04-19:
Design fir, start of the top module:
module  fir(
	input clk,
	input rst_n,			
	input enable,
	input [2:0] tap,		 
	input [15:0] data_in,		
	output [17:0] data_out,		
	output complete
);
make LEC_CHECK=0 ABC_AREA=1 CAP_MARGIN=20 CORE_MARGIN=2 CORE_UTILIZATION=68 SLEW_MARGIN=20 finish   # period 3.28 ns
run.sh (not shown) runs the stock make flow with config.mk's settings and CLKGATE_MAP_FILE=.
Edits applied to the flow inputs when going from 04-19 to 09-01:
Settings: CTS_CLUSTER_SIZE now 17, previously not set; CTS_CLUSTER_DIAMETER now 396, previously not set; CORE_UTILIZATION now 72, was 68; the clock period (ns, I/O delays scaled along) now 2.0, was 3.28.
### Flow results
To summarise 09-01: no stage aborted, but the layout did not pass its checks, failing on setup timing. From 09-01 to 04-19, count of clock tree sinks did not move at all. Diff 04-19 and 09-01: power share of the clock group lower in 09-01. In the tables for 04-19 and 09-01, time the final worst path needs with I/O delays and setup reads higher with 09-01. 09-01 packs its core tighter than 04-19. Peak ir drop on the vdd network: 09-01 > 04-19. Looking at count of fill cells added during filler insertion, 09-01 sits 706 lower than 04-19 does. Across both runs, cell count was higher for 09-01 than for 04-19. NOTE final wirelength 04-19->09-01 increased by more than 10%. Worst setup slack in 09-01 is 1510 ps lower than in 04-19. Between 04-19 and 09-01, non-clock buffer count is higher for 09-01, 04-19 comes in under that.


The RTL this note starts from:
==> flow/design.v <==
module  fir(
	input clk,
	input rst_n,			
	input enable,
	input [2:0] tap,		 
	input [15:0] data_in,		
	output [17:0] data_out,		
	output complete
);
localparam
a0 = 16'd1,	 
a1 = 16'd2,
a2 = 16'd2,
a3 = 16'd3,
a4 = 16'd3,
a5 = 16'd3;
reg [15:0] data_reg_0;	 
reg [15:0] data_reg_1;
reg [15:0] data_reg_2;
reg [15:0] data_reg_3;
reg [15:0] data_reg_4;
reg [15:0] data_reg_5;
reg [15:0] multiplication_0;	 
reg [15:0] multiplication_1;
reg [15:0] multiplication_2;
reg [15:0] multiplication_3;
reg [15:0] multiplication_4;
reg [15:0] multiplication_5;
reg [16:0] sum_1;	 
reg [16:0] sum_2;
reg [16:0] sum_3;
reg [17:0] result;  
reg mul_stage, add_stage1, add_stage2, output_stage;	 
always @ (posedge clk or negedge rst_n)
    begin
        if(!rst_n)
        	begin
        		mul_stage <= 1'b0;
        		add_stage1 <= 1'b0;
        		add_stage2 <= 1'b0;
				output_stage <= 1'b0;
        	end
        else
        	begin
        			mul_stage <= enable;
        			add_stage1 <= mul_stage;
        			add_stage2 <= add_stage1;
        			output_stage <= add_stage2;
        	end
    end
always @ (posedge clk or negedge rst_n)
    begin
        if(!rst_n)
        	begin
        		data_reg_0 <= 0;
        		data_reg_1 <= 0;
        		data_reg_2 <= 0;
        		data_reg_3 <= 0;
			data_reg_4 <= 0;
        		data_reg_5 <= 0;
        	end
        else
        	begin
				case (tap)
					3'd2:
					begin
						if (enable) 
							begin
								data_reg_0 <= data_in;
								data_reg_1 <= data_reg_0;
							end
						else 
							begin
								data_reg_0 <= data_reg_0;
								data_reg_1 <= data_reg_1;
							end
					end
					3'd3:
					begin
						if (enable) 
							begin
								data_reg_0 <= data_in;
								data_reg_1 <= data_reg_0;
								data_reg_2 <= data_reg_1;
							end
						else 
							begin
								data_reg_0 <= data_reg_0;
								data_reg_1 <= data_reg_1;
								data_reg_2 <= data_reg_2;
							end
					end
					3'd4:
					begin
						if (enable) 
							begin
								data_reg_0 <= data_in;
								data_reg_1 <= data_reg_0;
								data_reg_2 <= data_reg_1;
								data_reg_3 <= data_reg_2;
							end
						else 
							begin
								data_reg_0 <= data_reg_0;
								data_reg_1 <= data_reg_1;
								data_reg_2 <= data_reg_2;
								data_reg_3 <= data_reg_3;
							end
					end
					3'd5:
					begin
						if (enable) 
							begin
								data_reg_0 <= data_in;
								data_reg_1 <= data_reg_0;
								data_reg_2 <= data_reg_1;
								data_reg_3 <= data_reg_2;
								data_reg_4 <= data_reg_3;
							end
						else 
							begin
								data_reg_0 <= data_reg_0;
								data_reg_1 <= data_reg_1;
								data_reg_2 <= data_reg_2;
								data_reg_3 <= data_reg_3;
								data_reg_4 <= data_reg_4;
							end
					end
					3'd6:
					begin
						if (enable) 
							begin
								data_reg_0 <= data_in;
								data_reg_1 <= data_reg_0;
								data_reg_2 <= data_reg_1;
								data_reg_3 <= data_reg_2;
								data_reg_4 <= data_reg_3;
								data_reg_5 <= data_reg_4;
							end
						else 
							begin
								data_reg_0 <= data_reg_0;
								data_reg_1 <= data_reg_1;
								data_reg_2 <= data_reg_2;
								data_reg_3 <= data_reg_3;
								data_reg_4 <= data_reg_4;
								data_reg_5 <= data_reg_5;
							end
					end
				endcase
        	end
    end
always @ (posedge clk or negedge rst_n)
    begin
        if(!rst_n)
        	begin
        		multiplication_0 <= 0;
        		multiplication_1 <= 0;
        		multiplication_2 <= 0;
        		multiplication_3 <= 0;
			multiplication_4 <= 0;
        		multiplication_5 <= 0;
        	end
        else
        	begin
				case (tap)
					3'd2:
					begin
						if(mul_stage)
							begin
								multiplication_0 <= a0 * data_reg_0;
								multiplication_1 <= a1 * data_reg_1;
							end
						else 
							begin
								multiplication_0 <= multiplication_0;
								multiplication_1 <= multiplication_1;
							end
					end
					3'd3:
					begin
						if(mul_stage)
							begin
								multiplication_0 <= a0 * data_reg_0;
								multiplication_1 <= a1 * data_reg_1;
								multiplication_2 <= a2 * data_reg_2;
							end
						else 
							begin
								multiplication_0 <= multiplication_0;
								multiplication_1 <= multiplication_1;
								multiplication_2 <= multiplication_2;
							end
					end
					3'd4:
					begin
						if(mul_stage)
							begin
								multiplication_0 <= a0 * data_reg_0;
								multiplication_1 <= a1 * data_reg_1;
								multiplication_2 <= a2 * data_reg_2;
								multiplication_3 <= a3 * data_reg_3;
							end
						else 
							begin
								multiplication_0 <= multiplication_0;
								multiplication_1 <= multiplication_1;
								multiplication_2 <= multiplication_2;
								multiplication_3 <= multiplication_3;
							end
					end
					3'd5:
					begin
						if(mul_stage)
							begin
								multiplication_0 <= a0 * data_reg_0;
								multiplication_1 <= a1 * data_reg_1;
								multiplication_2 <= a2 * data_reg_2;
								multiplication_3 <= a3 * data_reg_3;
								multiplication_4 <= a4 * data_reg_4;
							end
						else 
							begin
								multiplication_0 <= multiplication_0;
								multiplication_1 <= multiplication_1;
								multiplication_2 <= multiplication_2;
								multiplication_3 <= multiplication_3;
								multiplication_4 <= multiplication_4;
							end
					end
					3'd6:
					begin
						if(mul_stage)
							begin
								multiplication_0 <= a0 * data_reg_0;
								multiplication_1 <= a1 * data_reg_1;
								multiplication_2 <= a2 * data_reg_2;
								multiplication_3 <= a3 * data_reg_3;
								multiplication_4 <= a4 * data_reg_4;
								multiplication_5 <= a5 * data_reg_5;
							end
						else 
							begin
								multiplication_0 <= multiplication_0;
								multiplication_1 <= multiplication_1;
								multiplication_2 <= multiplication_2;
								multiplication_3 <= multiplication_3;
								multiplication_4 <= multiplication_4;
								multiplication_5 <= multiplication_5;
							end
					end
				endcase
        	end
    end
always @ (posedge clk or negedge rst_n)
    begin
        if(!rst_n)
        	begin
        		sum_1 <= 0;
        		sum_2 <= 0;
			sum_3 <= 0;
        	end
        else
        	begin
				case (tap)
					3'd2:
					begin
						if (add_stage1) 
							begin
								sum_1 <= multiplication_0 + multiplication_1;
								sum_2 <= 0;
							end
						else 
							begin
								sum_1 <= sum_1;
								sum_2 <= sum_2;
							end
					end
					3'd3:
					begin
						if (add_stage1) 
							begin
								sum_1 <= multiplication_0 + multiplication_1;
								sum_2 <= multiplication_2; 
							end
						else 
							begin
								sum_1 <= sum_1;
								sum_2 <= sum_2;
							end
					end
					3'd4:
					begin
						if (add_stage1) 
							begin
								sum_1 <= multiplication_0 + multiplication_1;
								sum_2 <= multiplication_2 + multiplication_3; 
							end
						else 
							begin
								sum_1 <= sum_1;
								sum_2 <= sum_2;
							end
					end
					3'd5:
					begin
						if (add_stage1) 
							begin
								sum_1 <= multiplication_0 + multiplication_1;
								sum_2 <= multiplication_2 + multiplication_3; 
								sum_3 <= multiplication_4;
							end
						else 
							begin
								sum_1 <= sum_1;
								sum_2 <= sum_2;
								sum_3 <= sum_3;
							end
					end
					3'd6:
					begin
						if (add_stage1) 
							begin
								sum_1 <= multiplication_0 + multiplication_1;
								sum_2 <= multiplication_2 + multiplication_3; 
								sum_3 <= multiplication_4 + multiplication_5; 
							end
						else 
							begin
								sum_1 <= sum_1;
								sum_2 <= sum_2;
								sum_3 <= sum_3;
							end
					end
				endcase
        	end
    end
always @ (posedge clk or negedge rst_n)
      begin
          if(!rst_n)
          	begin
          		result <= 0;
          	end
          else
          	begin
				case (tap)
					3'd2:
					begin
						if (add_stage2) 
							begin
								result <= sum_2 + sum_1;
							end
						else 
							begin
								result <= result;
							end
					end
					3'd3:
					begin
						if (add_stage2) 
							begin
								result <= sum_2 + sum_1;
							end
						else 
							begin
								result <= result;
							end
					end
					3'd4:
					begin
						if (add_stage2) 
							begin
								result <= sum_2 + sum_1;
							end
						else 
							begin
								result <= result;
							end
					end
					3'd5:
					begin
						if (add_stage2) 
							begin
								result <= sum_2 + sum_1 + sum_3;
							end
						else 
							begin
								result <= result;
							end
					end
					3'd6:
					begin
						if (add_stage2) 
							begin
								result <= sum_2 + sum_1 + sum_3;
							end
						else 
							begin
								result <= result;
							end
					end
				endcase
          	end
      end
assign data_out = result;	 
assign complete = output_stage;
endmodule
clock: 3.07 ns
lec_check: 0
abc_area: 1
cap_margin: 20
cell_pad_in_sites_detail_placement: 0
core_margin: 2
core_utilization: 72
cts_cluster_size: 17
gpl_routability_driven: 0
gpl_timing_driven: 1
hold_slack_margin: 0.28
max_routing_layer: met4
place_density_lb_addon: 0.14
setup_slack_margin: 0.8
slew_margin: 25
The first run finished but fails on negative setup slack.
Then changed:
ABC_AREA = not set   (was 1)
CELL_PAD_IN_SITES_DETAIL_PLACEMENT = not set   (was 0)
CORE_UTILIZATION = 40   (was 72)
CTS_CLUSTER_SIZE = not set   (was 17)
GPL_ROUTABILITY_DRIVEN = not set   (was 0)
GPL_TIMING_DRIVEN = not set   (was 1)
HOLD_SLACK_MARGIN = not set   (was 0.28)
MAX_ROUTING_LAYER = not set   (was met4)
PLACE_DENSITY_LB_ADDON = not set   (was 0.14)
SETUP_SLACK_MARGIN = not set   (was 0.8)
SLEW_MARGIN = 20   (was 25)
clock period = 3.89 ns   (was 3.07 ns; I/O delays follow)
=> The changed run ran to the end with no violations; register-to-register slack gains 0.26 ns; setup slack gains 0.26 ns; sequential power goes down by about 14%; clock-buffer cell count goes up by 8; clock skew goes up by 0.018 ns; via count goes down by 38%; global-route usage goes down by 22 points; worst hold slack loses 0.25 ns; combinational power goes down by 33%; die size goes up by about 60%; final cell count goes down by about 26%.
Then changed:
ABC_AREA = 1   (was not set)
CORE_UTILIZATION = 70   (was 40)
CTS_CLUSTER_DIAMETER = 379   (was not set)
CTS_CLUSTER_SIZE = 22   (was not set)
SETUP_SLACK_MARGIN = -0.1   (was not set)
clock period = 2.36 ns   (was 3.89 ns; I/O delays follow)
=> The changed run ran to the end with violations: negative setup slack. Via count came out higher by 66%. Routed wire length came out higher by 62%. Final area came out higher by 15%. Synthesized cell count came out higher by 60%. Sequential cell count is unchanged. Power came out higher by 83%. Count of clock-buffer cells in the layout came out lower by 28. Clock power came out lower by about 5%. Sequential share of layout area came out lower by 5.0 points.
Then changed:
CORE_UTILIZATION = 72   (was 70)
CTS_CLUSTER_DIAMETER = 374   (was 379)
CTS_CLUSTER_SIZE = 98   (was 22)
SETUP_SLACK_MARGIN = 0.2   (was -0.1)
TNS_END_PERCENT = 10   (was not set)
clock period = 1.4 ns   (was 2.36 ns; I/O delays follow)
=> The new run stopped in 5_1_grt (GRT-0116). Area after synthesis does not change. Die area came out lower by 2.7%. Synthesized cell count stays the same.
No activity file was given, so power comes from the tool's default toggle rates.
